==> inputs of tundra <==
// lc4_core
module lc4_core
   (input  wire        clk,
    input  wire        rst,
    output wire [15:0] o_cur_pc,
    input  wire [15:0] i_cur_insn,
    output wire [15:0] o_dmem_addr,
    input  wire [15:0] i_cur_dmem_data,
    output wire        o_dmem_we,
    output wire [15:0] o_dmem_towrite,
    output wire [1:0]  test_stall,
    output wire [15:0] test_cur_pc,
    output wire [15:0] test_cur_insn,
    output wire        test_regfile_we,
    output wire [2:0]  test_regfile_wsel,
    output wire [15:0] test_regfile_data,
    output wire        test_nzp_we,
    output wire [2:0]  test_nzp_new_bits,
    output wire        test_dmem_we,
    output wire [15:0] test_dmem_addr,
    output wire [15:0] test_dmem_data
    );
clock: 58.7 ns
lec_check: 0
abc_area: 0
cap_margin: 20
cell_pad_in_sites_global_placement: 0
core_aspect_ratio: 0.84
core_margin: 5
core_utilization: 16
gpl_routability_driven: 1
min_routing_layer: met2
place_density_lb_addon: 0.04
setup_slack_margin: 5.0
slew_margin: 20
run.sh (not shown) runs the stock make flow with config.mk's settings and CLKGATE_MAP_FILE=.
==> ember (differences from tundra) <==
==> flow/config.mk (replaced) <==
export PLATFORM = sky130hd
export DESIGN_NAME = lc4_core
export DESIGN_NICKNAME = lc4_core
export VERILOG_FILES = /design/flow/design.v
export SDC_FILE = /design/flow/constraint.sdc
export NUM_CORES = 4
export LEC_CHECK = 0
export ABC_AREA = 1
export CAP_MARGIN = 20
export CORE_MARGIN = 2
export CORE_UTILIZATION = 57
export CTS_CLUSTER_SIZE = 98
export GPL_ROUTABILITY_DRIVEN = 1
export GPL_TIMING_DRIVEN = 1
export MAX_ROUTING_LAYER = met4
export PLACE_DENSITY = 0.47
export SETUP_SLACK_MARGIN = 5.0
export SLEW_MARGIN = 20
export TNS_END_PERCENT = 5
==> flow/constraint.sdc (replaced) <==
create_clock -name core_clock -period 21.7 [get_ports {clk}]
set_input_delay 4.3400 -clock core_clock [delete_from_list [all_inputs] [get_ports {clk}]]
set_output_delay 4.3400 -clock core_clock [all_outputs]
set_load 0.01 [all_outputs]
==> cedar (differences from tundra) <==
==> flow/config.mk (replaced) <==
export PLATFORM = sky130hd
export DESIGN_NAME = lc4_core
export DESIGN_NICKNAME = lc4_core
export VERILOG_FILES = /design/flow/design.v
export SDC_FILE = /design/flow/constraint.sdc
export NUM_CORES = 4
export LEC_CHECK = 0
export CAP_MARGIN = 20
export CORE_MARGIN = 2
export CORE_UTILIZATION = 40
export GPL_TIMING_DRIVEN = 0
export SLEW_MARGIN = 20
export TNS_END_PERCENT = 20
==> flow/constraint.sdc (replaced) <==
create_clock -name core_clock -period 40.0 [get_ports {clk}]
set_input_delay 8.0000 -clock core_clock [delete_from_list [all_inputs] [get_ports {clk}]]
set_output_delay 8.0000 -clock core_clock [all_outputs]
set_load 0.01 [all_outputs]
==> results <==
quantity	cedar	tundra	ember
Diodes inserted	4	64	5
Total clock buffers created by CTS	52	57	50
Worst rel slew slack	0.168	0.0866	0.291
Maximum clock rate	0.0258 GHz	0.0204 GHz	0.0310 GHz
Layer carrying the most global-route usage	met2	met3	met2
Final clock skew	0.0719 ns	0.0544 ns	0.0603 ns
Number of gates given a new drive strength after cts	178	0	191
Comb/total area	0.635	0.608	0.521
Distinct lib cells	105	105	72
AO/OA Area Share	0.251	0.251	0.214
Clock slew at the register clock pins of the worst setup and hold paths	0.06 ns	0.06 ns	0.08 ns
Worst hold path stage count	1	1	2
Number of DRC markers in iteration 0	5646	9372	5695
Endpoint, Worst Hold	proc.stall_reg_M.state[1]$_SDFF_PP1_	proc.pc_reg_W.state[15]$_SDFF_PP1_	proc.i_cur_insn_reg_W.state[1]$_SDFF_PP0_
Util after Layout	0.470	0.192	0.773
Post-route setup TNS	0 ns	0 ns	-385.91 ns
Post-DP HPWL	179000 um	216000 um	127000 um
Run status	finished clean	finished clean	failed layout checks
Reasons for failing layout checks	-	-	setup timing
Comb_multi_in	5019	5019	4601
Routed wire per std cell	28.9 um	29.4 um	22.2 um
Worst-Margin Slew	1.24 ns	1.36 ns	1.05 ns
CP max-delay cell	or4_1	a211oi_1	fa_2

==> v39 <==
lc4_core again, from the RTL that the note above started with.
==> flow/design.v (excerpt) <==
module lc4_core
   (input  wire        clk,
    input  wire        rst,
    output wire [15:0] o_cur_pc,
    input  wire [15:0] i_cur_insn,
    output wire [15:0] o_dmem_addr,
    input  wire [15:0] i_cur_dmem_data,
    output wire        o_dmem_we,
    output wire [15:0] o_dmem_towrite,
    output wire [1:0]  test_stall,
    output wire [15:0] test_cur_pc,
    output wire [15:0] test_cur_insn,
    output wire        test_regfile_we,
    output wire [2:0]  test_regfile_wsel,
    output wire [15:0] test_regfile_data,
    output wire        test_nzp_we,
    output wire [2:0]  test_nzp_new_bits,
    output wire        test_dmem_we,
    output wire [15:0] test_dmem_addr,
    output wire [15:0] test_dmem_data
    );
   wire [7:0] led_unused;
   lc4_processor proc (.clk(clk), .rst(rst), .gwe(1'b1),
                       .o_cur_pc(o_cur_pc), .i_cur_insn(i_cur_insn),
                       .o_dmem_addr(o_dmem_addr), .i_cur_dmem_data(i_cur_dmem_data),
                       .o_dmem_we(o_dmem_we), .o_dmem_towrite(o_dmem_towrite),
                       .test_stall(test_stall), .test_cur_pc(test_cur_pc),
                       .test_cur_insn(test_cur_insn), .test_regfile_we(test_regfile_we),
                       .test_regfile_wsel(test_regfile_wsel), .test_regfile_data(test_regfile_data),
  ...
==> flow/config.mk <==
export PLATFORM = sky130hd
export DESIGN_NAME = lc4_core
export DESIGN_NICKNAME = lc4_core
export VERILOG_FILES = /design/flow/design.v
export SDC_FILE = /design/flow/constraint.sdc
export NUM_CORES = 4
export LEC_CHECK = 0
export ABC_AREA = 1
export CAP_MARGIN = 20
export CORE_MARGIN = 2
export CORE_UTILIZATION = 58
export CTS_CLUSTER_SIZE = 98
export GPL_ROUTABILITY_DRIVEN = 1
export GPL_TIMING_DRIVEN = 1
export HOLD_SLACK_MARGIN = 0.3
export PLACE_DENSITY = 0.41
export SETUP_SLACK_MARGIN = 0.56
export SLEW_MARGIN = 20
export TNS_END_PERCENT = 5
==> flow/constraint.sdc <==
create_clock -name core_clock -period 22.2 [get_ports {clk}]
set_input_delay 4.4400 -clock core_clock [delete_from_list [all_inputs] [get_ports {clk}]]
set_output_delay 4.4400 -clock core_clock [all_outputs]
set_load 0.01 [all_outputs]
==> inputs of v26, as changes to v39 <==
- CORE_UTILIZATION: 58 -> 72
- HOLD_SLACK_MARGIN: 0.3 -> unset
- MAX_ROUTING_LAYER: unset -> met4
- PLACE_DENSITY: 0.41 -> unset
- PLACE_DENSITY_LB_ADDON: unset -> 0.24
- SETUP_SLACK_MARGIN: 0.56 -> 5.0
- TNS_END_PERCENT: 5 -> unset
==> flow/constraint.sdc (replaced) <==
create_clock -name core_clock -period 32.2 [get_ports {clk}]
set_input_delay 6.4400 -clock core_clock [delete_from_list [all_inputs] [get_ports {clk}]]
set_output_delay 6.4400 -clock core_clock [all_outputs]
set_load 0.01 [all_outputs]
==> inputs of v8, as changes to v39 <==
- CORE_UTILIZATION: 58 -> 57
- HOLD_SLACK_MARGIN: 0.3 -> unset
- PLACE_DENSITY: 0.41 -> 0.54
- SETUP_SLACK_MARGIN: 0.56 -> 5.0
==> flow/constraint.sdc (replaced) <==
create_clock -name core_clock -period 34.6 [get_ports {clk}]
set_input_delay 6.9200 -clock core_clock [delete_from_list [all_inputs] [get_ports {clk}]]
set_output_delay 6.9200 -clock core_clock [all_outputs]
set_load 0.01 [all_outputs]
==> summary of the runs <==
Fmax: v8 is lower than v39 (about 4.7%). Of v39 and v8, v8 has the higher clock-buffer cell count (gap 7). v8 finished clean. v26 did not get past 5_1_grt. v39 finished but failed the layout checks on negative setup slack. Critical path depth: v8 is lower than v39 (6). Area after synthesis is the same in v39 and v8. First-iteration DRC count: v8 is higher than v39 (14%). In v8 the setup slack is higher than in v39, by 11 ns. Of v39 and v8, v8 has the higher sequential share of layout area (gap 0.96 points).

==> v33: inputs <==
lc4_core again, from the RTL that the note above started with.
make LEC_CHECK=0 ABC_AREA=1 CAP_MARGIN=20 CORE_MARGIN=2 CORE_UTILIZATION=68 CTS_CLUSTER_SIZE=42 GPL_ROUTABILITY_DRIVEN=1 GPL_TIMING_DRIVEN=1 MAX_ROUTING_LAYER=met4 PLACE_DENSITY=0.6 SLEW_MARGIN=20 TNS_END_PERCENT=5 finish   # period 31.4 ns
==> v32: changes against v33 <==
Settings changed: ABC_AREA 1 to default, CORE_UTILIZATION 68 to 40, CTS_CLUSTER_SIZE 42 to default, GPL_ROUTABILITY_DRIVEN 1 to default, GPL_TIMING_DRIVEN 1 to default, MAX_ROUTING_LAYER met4 to default, PLACE_DENSITY 0.6 to default, TNS_END_PERCENT 5 to default.
==> flow/constraint.sdc (replaced) <==
create_clock -name core_clock -period 40.0 [get_ports {clk}]
set_input_delay 8.0000 -clock core_clock [delete_from_list [all_inputs] [get_ports {clk}]]
set_output_delay 8.0000 -clock core_clock [all_outputs]
set_load 0.01 [all_outputs]
==> impl_metrics.yaml <==
# implementation run metrics
global_route:
  globalRouteMet1Util_pct: 44.0
  track_usage_pct: 32.8
floorplanning:
  die-area_um2: 118000
  num_rows: 124
  die_h_um: 343
  core_area_um2: 114000
place:
  dpl_cell_area_um2: 49800
logic_synthesis:
  common_cells: "912 x nand2_1, 625 x nor2_1, 552 x a21oi_1"
  topCellsByArea: "dfxtp_1 22%, ha_1 11%, nand2_1 7.4%"
  logic_family: "AND-OR/OR-AND gates"
  ys_cells: 6209
  muxShareOfSynthArea_pct: 3.20
  ys_sh_adder_pct: 15.2
  ys_seq_share_pct: 22.4
  ys_area_um2: 46000
clocking:
  cts-buffers-inserted: 52
outcome:
  status: "timing/DRC/antenna clean"
That was v32.
==> impl_metrics.yaml <==
# yosys + openroad results
logic_synthesis:
  ys_cells: 6351
  ff_type: "dfxtp_1"
  ys_area_um2: 42600
  logic_family: "simple AND/OR/NAND/NOR gates"
  ys_seq_share_pct: 24.2
  topCellsByArea: "dfxtp_1 24%, ha_1 11%, nand2_1 10%"
  ys_sh_adder_pct: 16.4
  muxShareOfSynthArea_pct: 0.117
  common_cells: "1,144 x nand2_1, 896 x inv_1, 634 x nor2_1"
outcome:
  status: "stopped before the end"
  last-stage-reached: "global routing"
  stop_error: "[ERROR GRT-0232] Routing congestion too high. Check the congestion heatmap in the GUI."
floorplanning:
  core_area_um2: 61800
  die_h_um: 254
place:
  dpl_cell_area_um2: 48200
global_route:
  track_usage_pct: 71.8
  globalRouteMet1Util_pct: 73.6
clocking:
  cts-buffers-inserted: 47
That was v33.
